==> flow/config.mk <==
export PLATFORM = sky130hd
export DESIGN_NAME = IExecute
export DESIGN_NICKNAME = IExecute
export VERILOG_FILES = /design/flow/design.v
export SDC_FILE = /design/flow/constraint.sdc
export NUM_CORES = 4
export LEC_CHECK = 0
export CAP_MARGIN = 20
export CORE_MARGIN = 2
export CORE_UTILIZATION = 48
export SETUP_SLACK_MARGIN = 1.75
export SLEW_MARGIN = 20
==> flow/constraint.sdc <==
create_clock -name core_clock -period 6.15 [get_ports {i_clk}]
set_input_delay 1.2300 -clock core_clock [delete_from_list [all_inputs] [get_ports {i_clk}]]
set_output_delay 1.2300 -clock core_clock [all_outputs]
set_load 0.01 [all_outputs]
==> flow/design.v <==
module alu #(
   parameter N_BITS = 32,
   parameter N_OPCODE = 6
)
(  input [N_BITS-1:0]   i_datoA,
   input [N_BITS-1:0]   i_datoB,
   input [N_OPCODE-1:0] i_opcode,
   output reg  [N_BITS-1:0] o_aluResult,
   output                   o_cero
);
   always @(*) begin
      case(i_opcode)
         6'b000000:  o_aluResult = i_datoA & i_datoB;
         6'b000001:   o_aluResult = i_datoA | i_datoB;
         6'b000010:  o_aluResult = i_datoA + i_datoB;
         6'b000011: o_aluResult = $unsigned(i_datoA) + $unsigned(i_datoB);
         6'b000100:  o_aluResult = ~(i_datoA | i_datoB);
         6'b000101:  begin
                o_aluResult = i_datoA ^ i_datoB; 
                end
         6'b000110:  o_aluResult = i_datoA << i_datoB;
         6'b000111:  o_aluResult = i_datoA >> i_datoB;
         6'b001000:  o_aluResult = i_datoA >>> i_datoB;
         6'b001001: o_aluResult = i_datoB << i_datoA;
         6'b001010: o_aluResult = i_datoB >> i_datoA;
         6'b001011: o_aluResult = i_datoB >>> i_datoA;
         6'b001100: o_aluResult = $unsigned(i_datoA) - $unsigned(i_datoB);
         6'b001101:  o_aluResult = i_datoA - i_datoB;
         6'b001110:  o_aluResult = i_datoA < i_datoB;
         6'b001111:  o_aluResult = i_datoB << 16;
         6'b010000:   o_aluResult = (i_datoA + i_datoB) & 32'h000000ff;
         6'b010001:   o_aluResult = (i_datoA + i_datoB) & 32'h0000ffff;
         6'b010010:  o_aluResult = ($unsigned(i_datoA) + $unsigned(i_datoB)) & 32'h000000ff;
         6'b010011:  o_aluResult = ($unsigned(i_datoA) + $unsigned(i_datoB)) & 32'h0000ffff;
         default: o_aluResult = {N_BITS{1'b0}}; 
      endcase
   end 
   assign o_cero = (o_aluResult == 0);
endmodule
`timescale 1ns / 1ps
module aluControl#(
      parameter N_OPCODE  = 6,
      parameter N_ALUOP = 2
)
(  input  [N_OPCODE-1:0]  i_funct,  
   input  [N_OPCODE-1:0]  i_op,     
   input  [N_ALUOP-1:0] i_aluOp,  
   output reg [N_OPCODE-1:0] o_opcodeAlu
);
   always@(*) begin
      case(i_aluOp)
      2'b00:  
      begin
         case(i_op)  
            6'b100000: o_opcodeAlu = 6'b010000;  
            6'b100001: o_opcodeAlu = 6'b010001;  
            6'b100011: o_opcodeAlu = 6'b010001;  
            6'b100100: o_opcodeAlu = 6'b010010;  
            6'b100101: o_opcodeAlu = 6'b010011;  
            6'b100111: o_opcodeAlu = 6'b000011;  
            6'b101000: o_opcodeAlu = 6'b0;  
            6'b101001: o_opcodeAlu = 6'b0;  
            6'b101011: o_opcodeAlu = 6'b0;  
            default: o_opcodeAlu = {N_OPCODE{1'b1}};   
         endcase
      end
      2'b01:  
      begin
         case(i_op)
            6'b000100,
            6'b000101: o_opcodeAlu = {N_OPCODE{1'b1}};  
            default: o_opcodeAlu = {N_OPCODE{1'b1}};
         endcase
      end
      2'b10:  
      begin
         case(i_funct)  
            6'b100100: o_opcodeAlu = 6'b000000;  
            6'b100101: o_opcodeAlu = 6'b000001;  
            6'b100001: o_opcodeAlu = 6'b000011;  
            6'b100111: o_opcodeAlu = 6'b000100;  
            6'b100110: o_opcodeAlu = 6'b000101;  
            6'b000000: o_opcodeAlu = 6'b000010;  
            6'b000011: o_opcodeAlu = 6'b001000;  
            6'b000100: o_opcodeAlu = 6'b001001;  
            6'b000110: o_opcodeAlu = 6'b001010;  
            6'b000111: o_opcodeAlu = 6'b001010;  
            6'b100011: o_opcodeAlu = 6'b001100;  
            6'b100010: o_opcodeAlu = 6'b001101;  
            6'b101010: o_opcodeAlu = 6'b001110;  
            6'b001000: o_opcodeAlu = {N_OPCODE{1'b1}};  
            6'b001001: o_opcodeAlu = {N_OPCODE{1'b1}};  
            default: o_opcodeAlu = {N_OPCODE{1'b1}};  
         endcase
      end
      2'b11:  
      begin
         case(i_op)  
            6'b001111: o_opcodeAlu = 6'b001111;  
            6'b001000: o_opcodeAlu = 6'b000010;  
            6'b001100: o_opcodeAlu = 6'b000000;  
            6'b001101: o_opcodeAlu = 6'b000001;  
            6'b001110: o_opcodeAlu = 6'b000101;  
            6'b001010: o_opcodeAlu = 6'b001110;  
            default: o_opcodeAlu = {N_OPCODE{1'b1}};  
         endcase
      end
      default: o_opcodeAlu = {N_OPCODE{1'b1}};  
      endcase
   end  
endmodule
`timescale 1ns / 1ps
module fowarding_unit #(
   parameter N_BITS_REG = 6
)
(   
   input  [N_BITS_REG-1:0] i_rt_id,
   input  [N_BITS_REG-1:0] i_rs_id,
   input  [N_BITS_REG-1:0] i_rd_EX_MEM,
   input  i_regWrite_EX_MEM,
   input  [N_BITS_REG-1:0] i_rd_MEM_WB, 
   input  i_regWrite_MEM_WB,
   output reg [1:0] o_forwardA,
   output reg [1:0] o_forwardB
);
   reg [2:0] temp1_EX;   
   reg [2:0] temp2_EX;   
   reg [3:0] temp1_MEM;  
   reg [3:0] temp2_MEM;  
   always @(*) begin 
      o_forwardA = 2'b00;
      o_forwardB = 2'b00;
      temp1_EX = {i_regWrite_EX_MEM, 
                     (i_rd_EX_MEM != 0), 
                     (i_rd_EX_MEM == i_rs_id)};
      temp2_EX = {i_regWrite_EX_MEM, 
                     (i_rd_EX_MEM != 0), 
                     (i_rd_EX_MEM == i_rt_id)};
      if(temp1_EX == 3'b111)
         o_forwardA = 2'b10;  
      if(temp2_EX == 3'b111)
         o_forwardB = 2'b10;  
      temp1_MEM = {i_regWrite_MEM_WB, 
                     (i_rd_MEM_WB != 0),
                  ~(i_regWrite_EX_MEM && (i_rd_EX_MEM != 0) && (i_rd_EX_MEM == i_rs_id)), 
                     (i_rd_MEM_WB == i_rs_id)};
      temp2_MEM = {i_regWrite_MEM_WB, 
                     (i_rd_MEM_WB != 0),
                  ~(i_regWrite_EX_MEM && (i_rd_EX_MEM != 0) && (i_rd_EX_MEM == i_rt_id)), 
                     (i_rd_MEM_WB == i_rt_id)};
      if(temp1_MEM == 4'b1111)
         o_forwardA = 2'b01;  
      if(temp2_MEM == 4'b1111)
         o_forwardB = 2'b01;  
   end 
endmodule
`timescale 1ns / 1ps
module IExecute #(
   parameter N_BITS = 32,
   parameter N_BITS_REG = 5,
   parameter N_OPCODE = 6
)
(  input i_clk, i_reset,
   input  i_exec_mode,
   input  i_step,
   input [1:0] i_aluOP,  
   input i_aluSrc,
   input [N_BITS-1:0] i_datoLeido1,  
   input [N_BITS-1:0] i_datoLeido2,
   input [N_BITS-1:0] i_datoExtSigno,
   input [N_BITS-1:0] i_instruccion,  
   input [N_BITS_REG-1:0] i_rt_id,  
   input [N_BITS_REG-1:0] i_rd_id,  
   input [N_BITS_REG-1:0] i_rt_OR_rd,  
   input [N_BITS_REG-1:0] i_rd_EX_MEM,  
   input [N_BITS_REG-1:0] i_rd_MEM_WB,  
   input [N_BITS_REG-1:0] i_rs_id,      
   input [N_BITS-1:0] i_wbData,
   input [N_BITS-1:0] i_memData,
   input i_memToReg,
   input i_regWrite_EX_MEM,
   input i_regWrite_MEM_WB,
   input [1:0] i_branch,
   input i_memWrite,
   input [1:0]i_memRead,
   input i_regWrite,
   input i_halt,
   output reg [N_BITS-1:0] o_instruccion,
   output reg  o_ceroSignal,
   output reg  [N_BITS-1:0] o_aluResult,
   output reg [N_BITS-1:0] o_datoLeido2,
   output reg [N_BITS_REG-1:0] o_rd_data,  
   output reg [N_BITS_REG-1:0] o_rt_OR_rd,
   output reg o_memToReg,
   output reg [1:0] o_branch,
   output reg o_memWrite,
   output reg o_memRead,
   output reg o_regWrite,
   output reg o_halt
);
   wire  [N_BITS-1:0] w_aluResult;
   wire  w_ceroSignal;
   wire [1:0] w_forwardA;
   wire [1:0] w_forwardB;
   reg [N_BITS-1:0] dato1ALU;  
   reg [N_BITS-1:0] dato2ALU;  
   reg [N_BITS-1:0] dato2_preALU;  
   wire [N_OPCODE-1:0] aluOpcode;  
   reg memToReg;
   reg regWrite_EX_MEM;
   reg regWrite_MEM_WB;
   reg branch;
   reg memWrite;
   reg memRead;
   always @(*)begin  
      case(w_forwardA)
         2'b00: dato1ALU = i_datoLeido1; 
         2'b01: dato1ALU = i_wbData;
         2'b10: dato1ALU = i_memData;
         default: dato1ALU = 32'h00000000;
      endcase
   end 
   always @(*)begin  
      case(w_forwardB)
         2'b00: dato2_preALU = i_datoLeido2; 
         2'b01: dato2_preALU = i_wbData;
         2'b10: dato2_preALU = i_memData;
         default: dato2_preALU = 32'h00000000;
      endcase
   end 
   always @(*)begin  
      case(i_aluSrc)
         1'b0: dato2ALU = dato2_preALU;
         1'b1: dato2ALU = i_datoExtSigno;
         default: dato2ALU = 32'h00000000;
      endcase
   end 
   always@(posedge i_clk) begin: EX_MEM
      if(i_reset) begin
         o_memToReg <= 1'b0;
         o_branch   <= 1'b0;
         o_memWrite <= 1'b0;
         o_memRead  <= 1'b0;
         o_aluResult <= 32'h00000000;
         o_ceroSignal <= 1'b0;
         o_datoLeido2 <= 32'h00000000;
         o_rd_data <= 6'b000000;
         o_rt_OR_rd <= 6'b000000;
         o_regWrite  <= 1'b0;
      end 
      else begin
         if((i_exec_mode == 1'b0 || (i_exec_mode && i_step)))
         begin
            o_instruccion <= i_instruccion;
            o_memToReg <= i_memToReg;
            o_branch   <= i_branch;
            o_memWrite <= i_memWrite;
            o_memRead  <= i_memRead;
            o_aluResult <= w_aluResult;
            o_ceroSignal <= w_ceroSignal;
            o_datoLeido2 <= dato2_preALU; 
            o_rd_data <= i_rd_id; 
            o_rt_OR_rd <= i_rt_OR_rd; 
            o_regWrite  <= i_regWrite;
            o_halt      <= i_halt;
         end
      end 
   end 
   aluControl
   u_aluBlock (
      .i_aluOp(i_aluOP),   
      .i_funct(i_instruccion[5:0]),  
      .i_op(i_instruccion[31:26]),  
      .o_opcodeAlu(aluOpcode)  
   );
   alu
   u_alu_1(
      .i_datoA(dato1ALU),
      .i_datoB(dato2ALU),
      .i_opcode(aluOpcode),
      .o_aluResult(w_aluResult),
      .o_cero(w_ceroSignal)
   );
   fowarding_unit
   u_corto (
      .i_rt_id(i_rt_id),
      .i_rs_id(i_rs_id),
      .i_rd_EX_MEM(i_rd_EX_MEM),
      .i_regWrite_EX_MEM(i_regWrite_EX_MEM),
      .i_rd_MEM_WB(i_rd_MEM_WB),
      .i_regWrite_MEM_WB(i_regWrite_MEM_WB),
      .o_forwardA(w_forwardA),
      .o_forwardB(w_forwardB)
   );
endmodule
==> flow/run.sh <==
#!/bin/bash
# the make line also repeats each setting of config.mk as NAME=value (left out here)
make -C /OpenROAD-flow-scripts/flow DESIGN_CONFIG=/design/flow/config.mk WORK_HOME=/design/flow/orfs CLKGATE_MAP_FILE= finish
==> results.txt, run 1 <==
run metrics: Ports=353, TritonCTS Sinks=114, Last stage=global routing, DIE HEIGHT=207 µm, mux share=4.75%, DP HPWL=108 mm, syn nets=3295, ys flop type=dfxtp_1, share of the synthesized area in the top cell type=8.17%, row cnt=74, Initial Utilization=48.6%, final global-route overflow total=8, first error=[ERROR GRT-0116] Global routing finished with congestion. Check the congestion regions in the DRC Viewer., Post-synth area hogs=dfxtp_1, ha_1, a21oi_1, root buffer cell=clkbuf_16, Synth cell types=103, H-Tree Depth=4, yosys cell count=2953, count of library flops with an enable pin=33, YS chip area=19800 µm², Synth area leader=dfxtp_1, GPL Wtd Cong=1.51, syn_area_per_cell=6.72 µm², Syn Inst Count=2953, placed cells=4666, Commonest cells post-synth=nor2_1, a21oi_1, nand2_1, most frequent cell after synthesis=nor2_1, XOR/XNOR Area Share=1.02%, Adder Share, Synth=6.62%, Seq share, synth=13.2%, Simple-Gate Area Share=26.5%, CTS max path bufs=2, die width=207 µm, core area=40800 µm², # port buffers=351, status=did not finish, Top logic family=AND-OR/OR-AND gates, chip footprint=43000 µm², Mapped Area=19800 µm², Post-CTS Hold Fix Bufs=0, ys flops=114, async set-or-reset flop fraction in the synthesized netlist=0%, DP Worst Slack=-1660 ps, Num CTS Buffers=17, warning count from the yosys run=8, AO/OA Area Share=40.7%, Global Route Usage Sum=76.2%
[routing by layer]
metal	track usage (%)	GRT overflow
met5	44.4	0
met4	72.2	4
met3	65.9	1
met2	90.1	3
met1	75.5	0
[what timing repair did]
item,in CTS
pin swaps,165
gates resized,470
endpoints found under the setup margin,33
cloned,6
buffers inserted,97
[stage by stage]
step	cell area (µm²)	TNS [ps]	util [%]
after floorplan	20200	-1130	-
after global placement	31600	-22540	77.5
after detailed placement	31600	-25770	77.5
after CTS	35000	-368	85.8
==> inputs of run 2 (changes only) <==
- CAP_MARGIN: 20 -> 0
- CELL_PAD_IN_SITES_DETAIL_PLACEMENT: unset -> 0
- CORE_ASPECT_RATIO: unset -> 0.94
- CORE_UTILIZATION: 48 -> 71
- CTS_CLUSTER_DIAMETER: unset -> 225
- CTS_CLUSTER_SIZE: unset -> 60
- MAX_ROUTING_LAYER: unset -> met4
- MIN_ROUTING_LAYER: unset -> met1
- PLACE_DENSITY_LB_ADDON: unset -> 0.01
- SETUP_SLACK_MARGIN: 1.75 -> 1.06
- SLEW_MARGIN: 20 -> 25
- TNS_END_PERCENT: unset -> 50
- clock period: 6.15 -> 3.63 ns (I/O delays scaled with it)
==> results.txt, run 2 <==
run metrics: status=did not finish, Adder Share, Synth=6.62% (unchanged), count of library flops with an enable pin=33 (unchanged), # port buffers=351 (unchanged), Synth cell types=103 (unchanged), GPL Wtd Cong=1.72 (+14%), Commonest cells post-synth=nor2_1, a21oi_1, nand2_1, async set-or-reset flop fraction in the synthesized netlist=0% (unchanged), Initial Utilization=71.9% (+23 points), syn_area_per_cell=6.72 µm² (unchanged), first error=[ERROR DPL-0038] Utilization greater than 100%, impossible to legalize, Post-synth area hogs=dfxtp_1, ha_1, a21oi_1, ys flops=114 (unchanged), XOR/XNOR Area Share=1.02% (unchanged), AO/OA Area Share=40.7% (unchanged), Top logic family=AND-OR/OR-AND gates, ys flop type=dfxtp_1, Last stage=detailed placement, Mapped Area=19800 µm² (unchanged), mux share=4.75% (unchanged), Synth area leader=dfxtp_1, row cnt=59 (-20%), core area=27600 µm² (-32%), warning count from the yosys run=8 (unchanged), yosys cell count=2953 (unchanged), share of the synthesized area in the top cell type=8.17% (unchanged), Seq share, synth=13.2% (unchanged), YS chip area=19800 µm² (unchanged), DIE HEIGHT=166 µm (-20%), chip footprint=29300 µm² (-32%), Syn Inst Count=2953 (unchanged), Simple-Gate Area Share=26.5% (unchanged), syn nets=3295 (unchanged), die width=176 µm (-15%), most frequent cell after synthesis=nor2_1, Ports=353 (unchanged)
run 2: metrics by stage:
| step | power, mW | setup TNS (ps) | instances |
|---|---|---|---|
| global placement | 6.47 | -81760 | 4564 |
| floorplan | 3.79 | -49500 | 2953 |
==> inputs of run 3 (changes only) <==
- ABC_AREA: unset -> 0
- CAP_MARGIN: 0 -> 20
- CELL_PAD_IN_SITES_DETAIL_PLACEMENT: 0 -> unset
- CORE_ASPECT_RATIO: 0.94 -> 0.62
- CORE_UTILIZATION: 71 -> 64
- CTS_CLUSTER_DIAMETER: 225 -> 205
- CTS_CLUSTER_SIZE: 60 -> 67
- GPL_ROUTABILITY_DRIVEN: unset -> 1
- MAX_ROUTING_LAYER: met4 -> met5
- PLACE_DENSITY: unset -> 0.83
- PLACE_DENSITY_LB_ADDON: 0.01 -> unset
- SETUP_SLACK_MARGIN: 1.06 -> 0.72
- SLEW_MARGIN: 25 -> 20
- TNS_END_PERCENT: 50 -> unset
- clock period: 3.63 -> 7.61 ns (I/O delays scaled with it)
==> results.txt, run 3 <==
run metrics: Post-synth area hogs=dfxtp_1, ha_1, a21oi_1, Num CTS Buffers=17, Commonest cells post-synth=nor2_1, a21oi_1, nand2_1, Synth area leader=dfxtp_1, yosys cell count=2953 (unchanged), Global Route Usage Sum=105%, CTS max path bufs=2, placed cells=3995, Ports=353 (unchanged), root buffer cell=clkbuf_16, DIE HEIGHT=143 µm (-14%), die width=228 µm (+29%), Top logic family=AND-OR/OR-AND gates, syn nets=3295 (unchanged), Initial Utilization=65.4% (-6.5 points), XOR/XNOR Area Share=1.02% (unchanged), mux share=4.75% (unchanged), Seq share, synth=13.2% (unchanged), YS chip area=19800 µm² (unchanged), TritonCTS Sinks=114, first error=[ERROR GRT-0116] Global routing finished with congestion. Check the congestion regions in the DRC Viewer., ys flops=114 (unchanged), DP HPWL=106 mm, share of the synthesized area in the top cell type=8.17% (unchanged), count of library flops with an enable pin=33 (unchanged), Synth cell types=103 (unchanged), # port buffers=351 (unchanged), Adder Share, Synth=6.62% (unchanged), most frequent cell after synthesis=nor2_1, ys flop type=dfxtp_1, async set-or-reset flop fraction in the synthesized netlist=0% (unchanged), Mapped Area=19800 µm² (unchanged), chip footprint=32500 µm² (+11%), H-Tree Depth=4, syn_area_per_cell=6.72 µm² (unchanged), warning count from the yosys run=8 (unchanged), GPL Wtd Cong=1.70 (-1.4%), Simple-Gate Area Share=26.5% (unchanged), status=did not finish, Post-Place Cell Area=27100 µm², AO/OA Area Share=40.7% (unchanged), row cnt=50 (-15%), Last stage=global routing, core area=30300 µm² (+9.9%), final global-route overflow total=2642, Syn Inst Count=2953 (unchanged)
-- run 3: repair_timing --
action / 4_1_cts
setup buffers: 30
gates resized: 148
hold endpoints to repair: 0
hold buffers: 0
pin swaps: 43
setup endpoints to repair: 20
gates cloned: 1
-- run 3: through the flow --
| stage | power (mW) | util [%] | setup slack [ps] | setup TNS [ps] |
|---|---|---|---|---|
| floorplan | 1.80 | - | 629 | 0 |
| global placement | 2.79 | 89.3 | -633 | -1080 |
| CTS | 3.92 | 94.2 | 189 | 0 |
| detailed placement | 2.91 | 89.3 | -955 | -2910 |
-- run 3: layer usage --
layer | overflow | track usage (%)
met1 | 372 | 98.2
met2 | 1377 | 121
met3 | 324 | 94.7
met4 | 525 | 112
met5 | 44 | 87.1
==> inputs of run 4 (changes only) <==
- ABC_AREA: 0 -> unset
- CORE_ASPECT_RATIO: 0.62 -> unset
- CORE_UTILIZATION: 64 -> 40
- CTS_CLUSTER_DIAMETER: 205 -> unset
- CTS_CLUSTER_SIZE: 67 -> unset
- GPL_ROUTABILITY_DRIVEN: 1 -> unset
- MAX_ROUTING_LAYER: met5 -> unset
- MIN_ROUTING_LAYER: met1 -> unset
- PLACE_DENSITY: 0.83 -> unset
- SETUP_SLACK_MARGIN: 0.72 -> 3.17
- clock period: 7.61 -> 13.4 ns (I/O delays scaled with it)
==> results.txt, run 4 <==
flow finished, numbers: Post-Place Cell Area=24300 µm² (-10%), Commonest cells post-synth=nor2_1, a21oi_1, nand2_1, Initial Utilization=40.5% (-25 points), CP required=13780 ps, Startpoint Class=input port, yosys cell count=2953 (unchanged), CTS max path bufs=2 (unchanged), maximum vdd ir drop=0.0000735 V, DR vias/cell=7.58, ys flop type=dfxtp_1, GPL Wtd Cong=1.19 (-30%), chip footprint=51400 µm² (+58%), Syn Inst Count=2953 (unchanged), Synth area leader=dfxtp_1, Post-synth area hogs=dfxtp_1, ha_1, a21oi_1, warning count from the yosys run=8 (unchanged), Crit path max-delay family=simple AND/OR/NAND/NOR gates, metal2 WL=53.8 mm, Log Warnings=95, WL final=140 mm, DRT Pass-1 Iters=13, status=no timing/DRC/antenna violations, Slowest cell on crit path=or4_4, CP Depth=26, worst-path fanout max=32, fin. max-slew vios=0, syn_area_per_cell=6.72 µm² (unchanged), DIE HEIGHT=227 µm (+59%), Comb pwr share=57.9%, critical path buffer and inverter count=3, measured slew at the worst slew-check pin=1320 ps, XOR/XNOR Area Share=1.02% (unchanged), Starting DRT DRC Count=5535, Pwr per Cell Area=84.7 nW/µm², fin area=25100 µm², critical path's most frequent cell=nand4_1, count of library flops with an enable pin=33 (unchanged), Hold Vio Cnt, Final=0, Global Route Usage Sum=53.0%, Synth cell types=103 (unchanged), via count=29500, min Tclk post-route=10190 ps, highest routing layer actually used=met5, Crit. End Element=flip-flop, share of the synthesized area in the top cell type=8.17% (unchanged), clock-pin slew on the worst setup and hold paths=60 ps, reg2reg start=o_aluResult[8], root buffer cell=clkbuf_16, final global-route overflow total=0, Pint=1.04 mW, Clock Latency Late Sink=490 ps, Sw Pwr=1.08 mW, reg2reg end=o_aluResult[8], Seq share, synth=13.2% (unchanged), Num CTS Buffers=17 (unchanged), max cap viols=0, P_seq=398 µW, Cell Count, Final, Fillers Out=3886, Reg power frac=18.8%, fin crit share=76.1%, switching part of the total=50.8%, highest clock rate=98.1 MHz, Adder Share, Synth=6.62% (unchanged), setup ws final=3210 ps, NumNets Final=3549, RSZ-0062 raised after global routing=false, Reg2Reg Setup Slack=12640 ps, Power Total=2.12 mW, core area=49000 µm² (+61%), min-delay worst type=flip-flop to flip-flop, Layout Skew=0 ps, Worst EP arrival=10570 ps, setup tns final=0 ps, Reg2Reg Depth=2, Routed Antenna Nets=0, global-route wire length before repair=195 mm, Post-CTS Hold Fix Bufs=0 (unchanged), Metal-1 WL=48.6 mm, DP Worst Slack=1700 ps (+2660 ps), DP HPWL=106 mm (+0.22%), ys flops=114 (unchanged), Mapped Area=19800 µm² (unchanged), leakage=8.85 nW, H-Tree Depth=4 (unchanged), clock network fraction of total power=23.3%, Worst slew margin=10.9%, most frequent cell after synthesis=nor2_1, YS chip area=19800 µm² (unchanged), row cnt=81 (+62%), max incr delay on CP=600 ps, Top pwr grp=combinational logic, TritonCTS Sinks=114 (unchanged), Critical Path Start=i_rd_EX_MEM[2], CP Capture Point=o_ceroSignal, Ports=353 (unchanged), initial antenna violation count=6, async set-or-reset flop fraction in the synthesized netlist=0% (unchanged), largest net degree at the start of global routing=80, P_comb=1.23 mW, Hold Path End=o_rd_data[4], placed cells=3846 (-3.7%), setup violation total in the final timing report=0, worst hold stages=2, mux share=4.75% (unchanged), WL/cell=36.0 µm, Top logic family=AND-OR/OR-AND gates, Hold Crit Start=o_rd_data[4], die width=227 µm (-0.40%), syn nets=3295 (unchanged), # DRC=0, type of the worst setup path=input port to flip-flop, AO/OA Area Share=40.7% (unchanged), Area Growth Syn to Fin=26.3%, # port buffers=351 (unchanged), P_clk=495 µW, Simple-Gate Area Share=26.5% (unchanged), DR WL met3=22.1 mm, vias in the first global route=27000, CTS tree=yes
## run 4: routing by layer
layer / track usage, % / vias up
met3: 23.8 / 873
met1: 61.7 / 13600
met5: 0 / -
met2: 74.3 / 2972
met4: 43.3 / 6
li1: - / 12000
## run 4: cell type report
cell class                 instances  area, µm²
inverter                         103        387
clock inverter                    15        159
sequential                       114       2610
clock buffer                      17        425
tap                              664        831
multi-input combinational       2485      16100
antenna                            2       5.00
timing repair buffer             486       4540
fill                            4801      23900
## run 4: through the flow
stage | utilization (%) | hold WS, ps
3_5_place_dp | 49.6 | 448
4_1_cts | 50.8 | 455
2_1_floorplan | - | 476
6_report | 51.2 | 454
3_3_place_gp | 49.6 | 439
5_1_grt | 51.2 | 476
## run 4: repair_timing
item,in CTS,in global routing
setup endpoints to repair,5,2
gates resized,9,25
pin swaps,1,0
buffers inserted,1,0
==> inputs of run 5 (changes only) <==
- ABC_AREA: unset -> 1
- CAP_MARGIN: 20 -> 15
- CELL_PAD_IN_SITES_GLOBAL_PLACEMENT: unset -> 3
- CTS_CLUSTER_SIZE: unset -> 35
- GPL_ROUTABILITY_DRIVEN: unset -> 0
- GPL_TIMING_DRIVEN: unset -> 1
- MIN_ROUTING_LAYER: unset -> met2
- SETUP_SLACK_MARGIN: 3.17 -> unset
- clock period: 13.4 -> 6.38 ns (I/O delays scaled with it)
==> results.txt, run 5 <==
run metrics: status=did not finish, Last stage=global placement without I/O, first error=[ERROR GPL-0301] Utilization 108.021 % exceeds 100%., Adder Share, Synth=6.52% (-0.095 points), YS chip area=20000 µm² (+0.68%), async set-or-reset flop fraction in the synthesized netlist=0% (unchanged), DIE HEIGHT=228 µm (+0.34%), yosys cell count=3743 (+27%), chip footprint=51800 µm² (+0.67%), Synth area leader=nand2_1, syn nets=4085 (+24%), Mapped Area=20000 µm² (+0.68%), Initial Utilization=40.7% (+0.11 points), Commonest cells post-synth=nand2_1, nand3_1, nor2_1, die width=228 µm (+0.34%), ys flops=114 (unchanged), most frequent cell after synthesis=nand2_1, Post-synth area hogs=nand2_1, nand3_1, dfxtp_1, XOR/XNOR Area Share=1.14% (+0.12 points), Top logic family=simple AND/OR/NAND/NOR gates, ys flop type=dfxtp_1, count of library flops with an enable pin=33 (unchanged), AO/OA Area Share=18.0% (-23 points), Simple-Gate Area Share=50.2% (+24 points), core area=49200 µm² (+0.41%), row cnt=81 (unchanged), share of the synthesized area in the top cell type=29.0% (+21 points), Synth cell types=66 (-36%), syn_area_per_cell=5.34 µm² (-21%), mux share=0.0501% (-4.7 points), Seq share, synth=13.1% (-0.089 points), warning count from the yosys run=8 (unchanged), Syn Inst Count=3743 (+27%)
==> inputs of run 6 (changes only) <==
- ABC_AREA: 1 -> unset
- CAP_MARGIN: 15 -> 20
- CELL_PAD_IN_SITES_DETAIL_PLACEMENT: unset -> 0
- CELL_PAD_IN_SITES_GLOBAL_PLACEMENT: 3 -> unset
- CORE_ASPECT_RATIO: unset -> 0.85
- CORE_UTILIZATION: 40 -> 48
- CTS_CLUSTER_SIZE: 35 -> 80
- GPL_ROUTABILITY_DRIVEN: 0 -> unset
- GPL_TIMING_DRIVEN: 1 -> unset
- MAX_ROUTING_LAYER: unset -> met4
- MIN_ROUTING_LAYER: met2 -> met1
- PLACE_DENSITY: unset -> 0.48
- SLEW_MARGIN: 20 -> 25
- TNS_END_PERCENT: unset -> 35
- clock period: 6.38 -> 6.0 ns (I/O delays scaled with it)
==> results.txt, run 6 <==
run metrics: Synth area leader=dfxtp_1, ys flop type=dfxtp_1, Syn Inst Count=2953 (-21%), count of library flops with an enable pin=33 (unchanged), Global Route Usage Sum=80.8%, XOR/XNOR Area Share=1.02% (-0.12 points), Synth cell types=103 (+56%), TritonCTS Sinks=114, syn nets=3295 (-19%), Post-Place Cell Area=31900 µm², DIE HEIGHT=191 µm (-16%), Adder Share, Synth=6.62% (+0.095 points), chip footprint=43000 µm² (-17%), H-Tree Depth=4, Ports=353, first error=[ERROR GRT-0232] Routing congestion too high. Check the congestion heatmap in the GUI., CTS max path bufs=2, Num CTS Buffers=17, GPL Wtd Cong=1.47, Seq share, synth=13.2% (+0.089 points), Post-synth area hogs=dfxtp_1, ha_1, a21oi_1, yosys cell count=2953 (-21%), YS chip area=19800 µm² (-0.68%), share of the synthesized area in the top cell type=8.17% (-21 points), AO/OA Area Share=40.7% (+23 points), final global-route overflow total=147, status=did not finish, mux share=4.75% (+4.7 points), # port buffers=351, most frequent cell after synthesis=nor2_1, warning count from the yosys run=8 (unchanged), Mapped Area=19800 µm² (-0.68%), async set-or-reset flop fraction in the synthesized netlist=0% (unchanged), Last stage=global routing, Commonest cells post-synth=nor2_1, a21oi_1, nand2_1, root buffer cell=clkbuf_16, Simple-Gate Area Share=26.5% (-24 points), Top logic family=AND-OR/OR-AND gates, ys flops=114 (unchanged), syn_area_per_cell=6.72 µm² (+26%), die width=225 µm (-1.3%), Initial Utilization=48.8% (+8.1 points), row cnt=68 (-16%), core area=40700 µm² (-17%), DP HPWL=117 mm, Post-CTS Hold Fix Bufs=0
run 6: per-layer routing:
layer	overflow	track usage (%)
met1	23	80.9
met2	56	93.1
met3	29	70.5
met4	39	71.5
met5	-	-
run 6: through the flow:
stage | hold slack [ps] | std cells | setup WS, ps
4_1_cts | 453 | 4775 | -846
3_5_place_dp | 444 | 4702 | -2010
3_3_place_gp | 438 | 4702 | -1850
2_1_floorplan | 476 | 2953 | -656
run 6: repair_timing:
item	in CTS
gates cloned	7
gates resized	148
endpoints found under the setup margin	31
setup buffers	34
pin swaps	44
==> inputs of run 7 (changes only) <==
- ABC_AREA: unset -> 1
- CELL_PAD_IN_SITES_DETAIL_PLACEMENT: 0 -> unset
- CORE_ASPECT_RATIO: 0.85 -> unset
- CORE_UTILIZATION: 48 -> 51
- CTS_CLUSTER_DIAMETER: unset -> 374
- CTS_CLUSTER_SIZE: 80 -> 97
- MAX_ROUTING_LAYER: met4 -> unset
- MIN_ROUTING_LAYER: met1 -> unset
- PLACE_DENSITY: 0.48 -> unset
- SETUP_SLACK_MARGIN: unset -> -0.62
- SLEW_MARGIN: 25 -> 20
- TNS_END_PERCENT: 35 -> 10
- clock period: 6.0 -> 6.1 ns (I/O delays scaled with it)
==> results.txt, run 7 <==
flow finished, numbers: Crit path max-delay family=AND-OR/OR-AND gates, CTS tree=yes, Syn Inst Count=3743 (+27%), worst hold stages=2, Top pwr grp=combinational logic, Metal-1 WL=36.5 mm, # port buffers=351 (unchanged), Reg power frac=18.8%, highest clock rate=156 MHz, # fillers=3412, Starting DRT DRC Count=4566, maximum vdd ir drop=0.000222 V, Reg2Reg Setup Slack=5310 ps, max cap viols=0, die width=202 µm (-10%), Mapped Area=20000 µm² (+0.68%), DRT Pass-1 Iters=10, chip footprint=40800 µm² (-5.2%), worst hold slack=477 ps, CP Capture Point=o_ceroSignal, Pwr per Cell Area=168 nW/µm², Simple-Gate Area Share=50.2% (+24 points), Routed Antenna Nets=0, ys flops=114 (unchanged), status=finished with violations, async set-or-reset flop fraction in the synthesized netlist=0% (unchanged), highest routing layer actually used=met4, Crit. End Element=flip-flop, row cnt=72 (+5.9%), fin crit share=105%, CP Depth=37, Worst EP arrival=6830 ps, root buffer cell=clkbuf_16, Critical Path Start=i_rt_id[1], Log Warnings=97, Global Route Usage Sum=48.0%, vias in the first global route=27500, Reg2Reg Depth=2, Ports=353 (unchanged), cts repair resizes=0 (-100%), CTS max path bufs=2 (unchanged), DR WL met3=14.4 mm, yosys cell count=3743 (+27%), AO/OA Area Share=18.0% (-23 points), Layout Check Fails=negative setup slack, clock-pin slew on the worst setup and hold paths=60 ps, Comb pwr share=59.2%, core area=38600 µm² (-5.0%), ys flop type=dfxtp_1, Adder Share, Synth=6.52% (-0.095 points), critical path buffer and inverter count=8, Post-CTS Hold Fix Bufs=0 (unchanged), max incr delay on CP=510 ps, setup violation total in the final timing report=10, syn_area_per_cell=5.34 µm² (-21%), via count=29300, P_seq=877 µW, Synth area leader=nand2_1, Seq share, synth=13.1% (-0.089 points), reg2reg end=o_datoLeido2[9], Layout Skew=0 ps, P_clk=1.03 mW, Reg area=2610 µm², TritonCTS Sinks=114 (unchanged), Synth cell types=66 (-36%), NumNets Final=4735, fin. max-slew vios=0, WL final=100 mm, largest net degree at the start of global routing=59, DP Worst Slack=-774 ps (+1230 ps), Initial Utilization=51.7% (+2.9 points), P_comb=2.76 mW, DR vias/cell=5.96, most frequent cell after synthesis=nand2_1, initial antenna violation count=3, share of the synthesized area in the top cell type=29.0% (+21 points), worst-path fanout max=5, Hold Path End=o_datoLeido2[24], H-Tree Depth=4 (unchanged), type of the worst setup path=input port to flip-flop, Area Growth Syn to Fin=38.5%, count of library flops with an enable pin=33 (unchanged), XOR/XNOR Area Share=1.14% (+0.12 points), syn nets=4085 (+24%), Worst slew margin=29.5%, measured slew at the worst slew-check pin=1050 ps, YS chip area=20000 µm² (+0.68%), # DRC=0, min Tclk post-route=6430 ps, DP HPWL=80.3 mm (-31%), min-delay worst type=flip-flop to flip-flop, global-route wire length before repair=152 mm, Post-synth area hogs=nand2_1, nand3_1, dfxtp_1, Startpoint Class=input port, metal2 WL=41.6 mm, Pint=2.54 mW, GPL Wtd Cong=1.15 (-22%), setup ws final=-329 ps, Commonest cells post-synth=nand2_1, nand3_1, nor2_1, Post-CTS Setup Bufs=0 (-100%), switching part of the total=45.4%, critical path's most frequent cell=nand2_1, Sw Pwr=2.11 mW, warning count from the yosys run=8 (unchanged), CP required=6500 ps, Hold Vio Cnt, Final=0, mux share=0.0501% (-4.7 points), Clock Latency Late Sink=460 ps, leakage=14.4 nW, Top logic family=simple AND/OR/NAND/NOR gates, reg2reg start=o_datoLeido2[9], Hold Crit Start=o_datoLeido2[24], DIE HEIGHT=202 µm (+5.5%), multi-input logic area=15300 µm², final global-route overflow total=0, WL/cell=20.4 µm, fin util=71.6%, Num CTS Buffers=17 (unchanged), clock network fraction of total power=22.0%, Slowest cell on crit path=clkdlybuf4s50_1
run 7: cell type report:
type / instances / area share [%]
inverter: 298 / 4.06
sequential: 114 / 9.44
tap: 518 / 2.34
clock inverter: 11 / 0.371
clock buffer: 20 / 1.69
multi-input combinational: 3117 / 55.2
antenna: 3 / 0.0271
timing repair buffer: 845 / 26.9
run 7: routing by layer:
metal | track usage (%) | up-vias
li1 | - | 13500
met2 | 72.6 | 2240
met1 | 57.8 | 13100
met3 | 16.0 | 456
met5 | 0 | -
met4 | 32.0 | 0
run 7: stage by stage:
stage | setup TNS [ps] | power, mW | std cells | area (µm²)
after global placement | -6960 | 3.46 | 4892 | 27000
final | -801 | 4.66 | 4926 | 27700
after global routing | -6740 | 4.87 | 4925 | 27700
after floorplan | 0 | 2.22 | 3743 | 20000
after CTS | -886 | 4.52 | 4923 | 27600
after detailed placement | -10350 | 3.50 | 4892 | 27000
==> inputs of run 8 (changes only) <==
- CORE_ASPECT_RATIO: unset -> 0.5
- CORE_UTILIZATION: 51 -> 72
- CTS_CLUSTER_SIZE: 97 -> 98
- PLACE_DENSITY: unset -> 0.36
- SETUP_SLACK_MARGIN: -0.62 -> unset
- TNS_END_PERCENT: 10 -> 40
- clock period: 6.1 -> 5.23 ns (I/O delays scaled with it)
==> results.txt, run 8 <==
run metrics: YS chip area=20000 µm² (unchanged), first error=[ERROR GPL-0301] Utilization 100.519 % exceeds 100%., status=did not finish, Synth cell types=66 (unchanged), ys flops=114 (unchanged), Top logic family=simple AND/OR/NAND/NOR gates, core area=27500 µm² (-29%), Seq share, synth=13.1% (unchanged), AO/OA Area Share=18.0% (unchanged), chip footprint=29200 µm² (-28%), yosys cell count=3743 (unchanged), count of library flops with an enable pin=33 (unchanged), die width=240 µm (+19%), ys flop type=dfxtp_1, XOR/XNOR Area Share=1.14% (unchanged), Syn Inst Count=3743 (unchanged), Last stage=global placement, Initial Utilization=72.7% (+21 points), row cnt=43 (-40%), async set-or-reset flop fraction in the synthesized netlist=0% (unchanged), syn_area_per_cell=5.34 µm² (unchanged), Commonest cells post-synth=nand2_1, nand3_1, nor2_1, Mapped Area=20000 µm² (unchanged), share of the synthesized area in the top cell type=29.0% (unchanged), Synth area leader=nand2_1, DIE HEIGHT=122 µm (-40%), syn nets=4085 (unchanged), Simple-Gate Area Share=50.2% (unchanged), most frequent cell after synthesis=nand2_1, Post-synth area hogs=nand2_1, nand3_1, dfxtp_1, mux share=0.0501% (unchanged), Ports=353 (unchanged), warning count from the yosys run=8 (unchanged), Adder Share, Synth=6.52% (unchanged)
Power and IR drop assume default switching activity.
